## v1
Design CORDICNCO, start of the top module:
module CORDICNCO (
    clk_i,
    rst_i,
    val_i,
    phase_inc_i,
    cos_o,
    sin_o,
    val_o
    );
For scale: ~8700 cells after synthesis, about 810 flip-flops.
export LEC_CHECK = 0
export ABC_AREA = 1
export CAP_MARGIN = 20
export CELL_PAD_IN_SITES_DETAIL_PLACEMENT = 2
export CORE_MARGIN = 2
export CORE_UTILIZATION = 40
export SLEW_MARGIN = 20
create_clock -name core_clock -period 4.0 [get_ports {clk_i}]
run.sh (not shown) runs the stock make flow with config.mk's settings and CLKGATE_MAP_FILE=.
The flow ended early for v1: it failed with a tool error in 5_1_grt.
diff inputs: v1 => v33
Settings: ABC_AREA: 1 -> unset; CORE_UTILIZATION: 40 -> 34; CELL_PAD_IN_SITES_DETAIL_PLACEMENT: 2 -> unset; the clock period (ns, I/O delays scaled along): 4.0 -> 3.81.
[summary]
Every stage of the flow completed for v33, and the final layout passed the timing, design-rule and antenna checks.
The run showing the smaller simple-gate area share of the yosys netlist is v33.
Summary of v33 over v1: area after detailed placement moved down, distinct cell type count after synthesis now sits higher.
Looking only at chip footprint, and setting everything else aside, the higher value of v1 and v33 goes to v33.
Relative to v1, the synthesis area per yosys measured on v33 has decreased by a few percent.
v33 vs. v1: arithmetic-cell share of the synthesized area counting full adders, half adders and majority gates went up, floorplan net count has decreased, area of the mapped netlist shrank by 5.5%.
> inputs changed (v33 -> v41)
Settings: CTS_CLUSTER_SIZE newly set to 58; SETUP_SLACK_MARGIN newly set to -0.29; CORE_UTILIZATION changed from 34 to 57; the clock period (ns, I/O delays scaled along) changed from 3.81 to 2.81.
The final report for v41 shows a completed flow and a layout that fails verification, specifically setup timing.
[v41] post-route clock period utilization rose 30 points relative to v33
Worst setup slack: v41 < v33
Comparing portion of total power attributed to the clock network for v33 and v41, the smaller number came from v41.
The layout filler cell count in v41 was lower than what v33 gave.
Compared v41 vs v33, and final critical path time including I/O delays and setup is down in v41.
Edits applied to the flow inputs when going from v41 to v11:
Settings: clearing SETUP_SLACK_MARGIN, which used to be -0.29; swapping 57 for 66 in CORE_UTILIZATION; clearing CTS_CLUSTER_SIZE, which used to be 58; swapping 2.81 for 3.24 in the clock period (ns, I/O delays scaled along).
## What came out
Although v11 finished all stages, its layout failed final checks on setup timing.
Re hold slack: v11 is 0.039 ns down on v41.
Of v41 and v11, the higher endpoint required time on the critical path belongs to v11.
v11 vs. v41: sequential cell count of the final layout comparable; die size now smaller; sum of overflow across all layers after global routing comparable.
v11 vs v41, largest net degree at the start of global routing went up by 80.
Re time the worst path needs with I/O delays and setup: v11 is 0.027 ns up on v41.
Compared with v41, v11 shows a higher share of the final layout cell area in sequential cells.
v41 reports its class of the tightest hold or removal check as in2reg while v11 reports in2async.
Between v41 and v11, the cell count went down.
The run showing the smaller slack of the critical path is v41.
Post-route clock period utilization: v41 and v11 compared, lower one is v11

---

Setup of run 1:
CORDICNCO again, from the RTL that the note above started with.
Settings: LEC_CHECK=0, ABC_AREA=1, CAP_MARGIN=15, CORE_MARGIN=2, CORE_UTILIZATION=72, CTS_CLUSTER_DIAMETER=206, CTS_CLUSTER_SIZE=16, SETUP_SLACK_MARGIN=0.88, SLEW_MARGIN=20; clock period 3.08 ns.
Tool error GRT-0116 stopped run 1 during 5_1_grt; no final results.
--- input diff run 1..run 2 ---
Settings: CTS_CLUSTER_DIAMETER removed (was 206); ABC_AREA removed (was 1); CORE_UTILIZATION changed from 72 to 64; SETUP_SLACK_MARGIN removed (was 0.88); CTS_CLUSTER_SIZE changed from 16 to 97; CAP_MARGIN changed from 15 to 20; the clock period (ns, I/O delays scaled along) changed from 3.08 to 3.53.
==> comparison <==
- From the logs: run 2 reached the end of the flow and failed the layout checks with setup timing.
- Diff run 1 -> run 2: cell count listed in synth_stat.txt shrank by 2053, yosys stat chip area shrank by 0.0033 sq mm, mapped cell area -5.5%, die height picked up an extra about 3%, die area now larger.
- Run 2 vs. run 1: synthesized-area fraction occupied by xor and xnor cells went up by 2.3 points.
- From run 1 to run 2 the numbers moved as follows: cell count after placement fell by 19%; sequential area share after synthesis grew by 1.6 points.
- When the final numbers for run 1 and run 2 were put side by side, the number of cells produced by synthesis turned out to be smaller in run 2.
The following lists how run 3 was set up differently from run 2:
Settings: setting ABC_AREA to 1 for the first time; changing CAP_MARGIN from 20 to 15; changing CTS_CLUSTER_SIZE from 97 to 16; changing CORE_UTILIZATION from 64 to 72; setting CTS_CLUSTER_DIAMETER to 206 for the first time; changing the clock period (ns, I/O delays scaled along) from 3.53 to 3.08.
[summary]
- Run 3: no failed stages, no open violations at the end
- Against run 2 as the reference, run 3 delivers a higher antenna diode count.
- Run 2 vs run 3, critical path endpoint: cordic_pipe[7].cordic_rotation_inst.X_o[14]$_SDFFE_PP0P_ vs cordic_pipe[7].cordic_rotation_inst.Y_o[11]$_SDFFE_PP0P_
- The final reports for run 3 and run 2 show wire length higher in the former.
- What run 2 reported for clock-buffer cell count has to be multiplied by 0.59 to get the figure for run 3.
- Sequential power grows by more than 10% when moving from run 2 to run 3.
- Inverter count (run 3 vs. run 2) increases by more than 100%
- Delta (run 3 minus run 2): cell count of the worst reg-to-reg path now sits higher, via count of the first global-routing pass now sits higher, smallest setup slack after layout now sits higher, post-route minimum period now sits lower.
- Comparing run 2 and run 3, violation count after the first detailed-route iteration is lower on run 2.
Power and IR drop assume default switching activity.
